==> flow/design.v (excerpt) <==
module top (
    input clk,                   
    input mode,                  
    input song,                  
    input plus,                  
    input minus,                 
    input rst,                   
    input set,                   
    input refer,                 
    input player1,               
    input player2,               
    output reg [8:0] rope,       
    output reg [1:0] sel,        
    output reg [1:0] ledr,       
    output reg [1:0] ledg,       
    output reg [1:0] ledb,       
    output reg [3:0] ledop,      
    output reg [7:0] segdata1,   
    output reg [7:0] segdata0,   
    output reg [7:0] seg,        
    output reg [7:0] sel8,       
    output reg ledplayer1,       
    output reg ledplayer2,       
    output reg buzzer,           
    output reg round_indicator_1, 
    output reg round_indicator_2 
);
clock: 10.0 ns
lec_check: 0
cap_margin: 20
core_aspect_ratio: 1.63
core_margin: 2
core_utilization: 32
gpl_timing_driven: 0
min_routing_layer: met1
slew_margin: 20
run.sh (not shown) runs the stock make flow with config.mk's settings and CLKGATE_MAP_FILE=.
The first run completed with no timing, DRC or antenna violations.
Edit:
Settings changed: CORE_ASPECT_RATIO 1.63 to not set, CORE_UTILIZATION 32 to 40, GPL_TIMING_DRIVEN 0 to not set, MIN_ROUTING_LAYER met1 to not set, PLACE_DENSITY set to 0.6.
Clock period 10.0 ns to 7.79 ns, I/O delays scaled along.
=> Setup slack is worse by 170 ps; cell area falls by 1.7%; count of clock-buffer cells in the layout rises by 8; non-clock buffer count falls by 156; total power rises by 28%; via count falls by about 5%; combinational power rises by 14%; worst hold slack is better by 200 ps.

========
top again, from the RTL that the note above started with.
export LEC_CHECK = 0
export ABC_AREA = 1
export CAP_MARGIN = 0
export CORE_ASPECT_RATIO = 1.05
export CORE_MARGIN = 5
export CORE_UTILIZATION = 31
export MIN_ROUTING_LAYER = met2
export PLACE_DENSITY_LB_ADDON = 0.04
export SLEW_MARGIN = 20
create_clock -name core_clock -period 11.7 [get_ports {clk}]
The starting point produced a layout that fails on DRC.
==> next run, changes <==
- ABC_AREA: 1 -> unset
- CAP_MARGIN: 0 -> 20
- CORE_ASPECT_RATIO: 1.05 -> unset
- CORE_MARGIN: 5 -> 2
- CORE_UTILIZATION: 31 -> 59
- MIN_ROUTING_LAYER: met2 -> unset
- PLACE_DENSITY_LB_ADDON: 0.04 -> unset
- clock period: 11.7 -> 5.09 ns (I/O delays scaled with it)
With this change the flow finished but failed the layout checks on setup timing; clock-buffer cell count drops by 47; worst hold slack hardly moves; clock skew goes down by 0.0066 ns; non-clock buffer count increases by 143; sequential power grows to 3.2 times its value; total power climbs to 2.8 times its value; combinational power increases to 3.6 times its value; via count falls by about 32%; sequential share of layout area goes up by 0.70 points; core utilization climbs by 33 points; setup slack gets worse by 5.6 ns.

========
Setup of oak:
Starting RTL as in the previous note.
// top
module top (
    input clk,                   
    input mode,                  
    input song,                  
    input plus,                  
    input minus,                 
    input rst,                   
    input set,                   
    input refer,                 
    input player1,               
    input player2,               
    output reg [8:0] rope,       
    output reg [1:0] sel,        
    output reg [1:0] ledr,       
    output reg [1:0] ledg,       
    output reg [1:0] ledb,       
    output reg [3:0] ledop,      
    output reg [7:0] segdata1,   
    output reg [7:0] segdata0,   
    output reg [7:0] seg,        
    output reg [7:0] sel8,       
    output reg ledplayer1,       
    output reg ledplayer2,       
    output reg buzzer,           
    output reg round_indicator_1, 
    output reg round_indicator_2 
);
wire playsong;                   
wire song_pulse;                 
wire mode_pulse;                 
wire plus_pulse;                 
wire minus_pulse;                
wire set_pulse;                  
wire refer_pulse;                
wire player1_pulse;              
wire player2_pulse;              
wire [1:0] led_slowgreen;        
wire [3:0] led_midyellow;        
wire [1:0] led_fastred;          
wire [8:0] led_rope_afk1;        
wire [1:0] led_win_afk1;         
wire [1:0] led_test_afk1;        
wire [8:0] led_rope_afk2;        
wire [1:0] led_win_afk2;         
wire [1:0] led_test_afk2;        
reg gameoverflag;                    
reg win1;                        
reg win2;                        
reg draw;                        
reg winflag_1;                   
reg winflag_2;                   
reg buzzerflag;                  
reg [1:0] modereg;               
reg [3:0] cycle;                 
reg [2:0] scan;                  
reg [3:0] score1;                
reg [3:0] score2;                
reg [3:0] win;                   
reg [3:0] now_round_reg1;        
  ...
export LEC_CHECK = 0
export CAP_MARGIN = 20
export CORE_MARGIN = 2
export CORE_UTILIZATION = 72
export CTS_CLUSTER_SIZE = 35
export HOLD_SLACK_MARGIN = -0.1
export MAX_ROUTING_LAYER = met4
export PLACE_DENSITY = 0.7
export SETUP_SLACK_MARGIN = 1.7
export SLEW_MARGIN = 20
create_clock -name core_clock -period 6.49 [get_ports {clk}]
oak: flow completed, timing, DRC and antenna clean
Input changes introduced in pine (baseline for comparison: oak):
# oak
export LEC_CHECK = 0
export CAP_MARGIN = 20
export CORE_MARGIN = 2
export CORE_UTILIZATION = 72
export CTS_CLUSTER_SIZE = 35
export HOLD_SLACK_MARGIN = -0.1
export MAX_ROUTING_LAYER = met4
export PLACE_DENSITY = 0.7
export SETUP_SLACK_MARGIN = 1.7
export SLEW_MARGIN = 20
create_clock -name core_clock -period 6.49 [get_ports {clk}]
# pine
export LEC_CHECK = 0
export CAP_MARGIN = 20
export CORE_MARGIN = 2
export CORE_UTILIZATION = 37
export PLACE_DENSITY = 0.6
export SLEW_MARGIN = 20
create_clock -name core_clock -period 11.3 [get_ports {clk}]
## What came out
- oak was routed with more vias than pine.
- Standard cell with the maximum stage delay on the critical path = sky130_fd_sc_hd__dfrtp_2: oak; standard cell with the maximum stage delay on the critical path = sky130_fd_sc_hd__dfrtp_1: pine
- pine against oak: internal reg-to-reg setup slack now larger; standard cell core area now larger.
- Final net count: pine vs oak down 59
- Going from oak to pine, cell area higher, clock latency reported for the late side of the worst-skew pair higher, final worst slack higher, relative area change from synthesis to final layout higher.
[inputs] birch vs pine
# pine
export LEC_CHECK = 0
export CAP_MARGIN = 20
export CORE_MARGIN = 2
export CORE_UTILIZATION = 37
export PLACE_DENSITY = 0.6
export SLEW_MARGIN = 20
create_clock -name core_clock -period 11.3 [get_ports {clk}]
# birch
export LEC_CHECK = 0
export CAP_MARGIN = 20
export CORE_MARGIN = 2
export CORE_UTILIZATION = 72
export CTS_CLUSTER_SIZE = 36
export SETUP_SLACK_MARGIN = 0.8
export SLEW_MARGIN = 20
create_clock -name core_clock -period 5.09 [get_ports {clk}]
[summary]
Every stage of birch finished as expected; the final checks, on the other hand, flagged negative setup slack, which means the layout fails.
Diff birch and pine: total setup buffers inserted after CTS higher in birch
Global routing usage on met1 was lower in pine than in birch.
[compare] base=pine new=birch: number of clock buffers in the layout lost about 8%; final critical delay including setup and external delays fell 2.20 ns.
Changes observed in birch relative to pine: total power rose by 12 mW, floorplan die width lost 28%, insertion delay to the later sink of the worst-skew pair shows a reduction of 0.06 ns.
#### Input delta (maple over birch)
# birch
export LEC_CHECK = 0
export CAP_MARGIN = 20
export CORE_MARGIN = 2
export CORE_UTILIZATION = 72
export CTS_CLUSTER_SIZE = 36
export SETUP_SLACK_MARGIN = 0.8
export SLEW_MARGIN = 20
create_clock -name core_clock -period 5.09 [get_ports {clk}]
# maple
export LEC_CHECK = 0
export ABC_AREA = 1
export CAP_MARGIN = 20
export CORE_MARGIN = 2
export CORE_UTILIZATION = 72
export CTS_CLUSTER_DIAMETER = 133
export CTS_CLUSTER_SIZE = 16
export PLACE_DENSITY = 0.43
export SLEW_MARGIN = 20
create_clock -name core_clock -period 4.33 [get_ports {clk}]
==> comparison <==
- maple had finished all stages when the layout checks came back failing, citing negative setup slack.
- maple ends up with a simple-gate share of the synthesized area that is 4.1 points higher than in birch.
- maple against birch: max-slew violation count now sits at about the same level, share of the clock period used by the worst path after layout higher.
- maple vs birch: number of antenna violations at the first check in global routing up in maple
- Note that the synthesized cell count recorded for maple amounts to 1.16 times the value seen in birch.
> inputs changed (maple -> cedar)
# maple
export LEC_CHECK = 0
export ABC_AREA = 1
export CAP_MARGIN = 20
export CORE_MARGIN = 2
export CORE_UTILIZATION = 72
export CTS_CLUSTER_DIAMETER = 133
export CTS_CLUSTER_SIZE = 16
export PLACE_DENSITY = 0.43
export SLEW_MARGIN = 20
create_clock -name core_clock -period 4.33 [get_ports {clk}]
# cedar
export LEC_CHECK = 0
export CAP_MARGIN = 5
export CORE_MARGIN = 2
export CORE_UTILIZATION = 72
export CTS_CLUSTER_DIAMETER = 357
export HOLD_SLACK_MARGIN = -0.04
export PLACE_DENSITY = 0.6
export SETUP_SLACK_MARGIN = 0.22
export SLEW_MARGIN = 20
create_clock -name core_clock -period 4.33 [get_ports {clk}]
--- outcome ---
When cedar is measured against maple, its switching power of the nets turns out about 45% higher.
Re post-route fraction of the period consumed by the critical path: maple was lower than cedar.
Higher worst hold slack across all endpoints among maple and cedar: cedar
Detailed route wirelength on metal2 ended up 3.6% higher on cedar than on maple.
Routed wire length in cedar is 390 um above maple.
Diff maple -> cedar | maximum frequency | down by more than 10%
Proportion of synthesized chip area in sequential cells, maple and cedar: larger value in cedar
In cedar the implementation completed, yet the final layout does not meet the checks, the culprit being negative setup slack.
Against maple, cedar comes in 326 lower on count of multi-input combinational gates.
Fraction of met3 tracks used by global routing on cedar is down relative to maple.
cedar vs maple — first-pass GRT wire length dropped about 1.8%.

========
top again, from the RTL that the note above started with.
// top
module top (
    input clk,                   
    input mode,                  
    input song,                  
    input plus,                  
    input minus,                 
    input rst,                   
    input set,                   
    input refer,                 
    input player1,               
    input player2,               
    output reg [8:0] rope,       
    output reg [1:0] sel,        
    output reg [1:0] ledr,       
    output reg [1:0] ledg,       
    output reg [1:0] ledb,       
    output reg [3:0] ledop,      
    output reg [7:0] segdata1,   
    output reg [7:0] segdata0,   
    output reg [7:0] seg,        
    output reg [7:0] sel8,       
    output reg ledplayer1,       
    output reg ledplayer2,       
    output reg buzzer,           
    output reg round_indicator_1, 
    output reg round_indicator_2 
);
wire playsong;                   
wire song_pulse;                 
wire mode_pulse;                 
wire plus_pulse;                 
wire minus_pulse;                
wire set_pulse;                  
wire refer_pulse;                
wire player1_pulse;              
wire player2_pulse;              
wire [1:0] led_slowgreen;        
wire [3:0] led_midyellow;        
wire [1:0] led_fastred;          
wire [8:0] led_rope_afk1;        
wire [1:0] led_win_afk1;         
wire [1:0] led_test_afk1;        
wire [8:0] led_rope_afk2;        
wire [1:0] led_win_afk2;         
wire [1:0] led_test_afk2;        
reg gameoverflag;                    
reg win1;                        
reg win2;                        
reg draw;                        
reg winflag_1;                   
reg winflag_2;                   
reg buzzerflag;                  
reg [1:0] modereg;               
reg [3:0] cycle;                 
reg [2:0] scan;                  
reg [3:0] score1;                
reg [3:0] score2;                
reg [3:0] win;                   
reg [3:0] now_round_reg1;        
reg [3:0] now_round_reg0;        
reg [7:0] secreg;                
reg [3:0] secreg1;               
reg [3:0] secreg0;               
  ...
==> flow/config.mk <==
export PLATFORM = sky130hd
export DESIGN_NAME = top
export DESIGN_NICKNAME = top
export VERILOG_FILES = /design/flow/design.v
export SDC_FILE = /design/flow/constraint.sdc
export NUM_CORES = 4
export LEC_CHECK = 0
export ABC_AREA = 1
export CAP_MARGIN = 20
export CORE_MARGIN = 2
export CORE_UTILIZATION = 72
export CTS_CLUSTER_SIZE = 36
export HOLD_SLACK_MARGIN = 0.3
export SETUP_SLACK_MARGIN = 0.8
export SLEW_MARGIN = 20
==> flow/constraint.sdc <==
create_clock -name core_clock -period 4.43 [get_ports {clk}]
set_input_delay 0.8860 -clock core_clock [delete_from_list [all_inputs] [get_ports {clk}]]
set_output_delay 0.8860 -clock core_clock [all_outputs]
set_load 0.01 [all_outputs]
The first run finished with setup timing left.
Edit:
==> flow/config.mk (replaced) <==
export PLATFORM = sky130hd
export DESIGN_NAME = top
export DESIGN_NICKNAME = top
export VERILOG_FILES = /design/flow/design.v
export SDC_FILE = /design/flow/constraint.sdc
export NUM_CORES = 4
export LEC_CHECK = 0
export CAP_MARGIN = 20
export CORE_MARGIN = 2
export CORE_UTILIZATION = 58
export PLACE_DENSITY = 0.6
export SLEW_MARGIN = 20
==> flow/constraint.sdc (replaced) <==
create_clock -name core_clock -period 5.35 [get_ports {clk}]
set_input_delay 1.0700 -clock core_clock [delete_from_list [all_inputs] [get_ports {clk}]]
set_output_delay 1.0700 -clock core_clock [all_outputs]
set_load 0.01 [all_outputs]
What happened: Now the flow produced a clean layout. Clock skew rose by 0.0061 ns. Maximum frequency fell by 7.2%. Utilization fell by 18 points.
Edit:
--- a/flow/config.mk
+++ b/flow/config.mk
@@ -8,5 +8,5 @@
 export CAP_MARGIN = 20
 export CORE_MARGIN = 2
-export CORE_UTILIZATION = 58
+export CORE_UTILIZATION = 40
 export PLACE_DENSITY = 0.6
 export SLEW_MARGIN = 20
==> flow/constraint.sdc (replaced) <==
create_clock -name core_clock -period 5.01 [get_ports {clk}]
set_input_delay 1.0020 -clock core_clock [delete_from_list [all_inputs] [get_ports {clk}]]
set_output_delay 1.0020 -clock core_clock [all_outputs]
set_load 0.01 [all_outputs]
=>
- With this change the flow completed, yet does not pass: setup timing
- sequential cell count stays the same
- setup slack loses 0.39 ns
- core utilization came out lower by 20 points
- total power rises by 8.4%
- final cell count goes up by 8.7%
- global-route usage is lower by 6.9 points
- final area came out higher by 2.2%
- non-clock buffer count rose by 65
Power figures rest on the tool's default switching activity, not on a simulated workload.
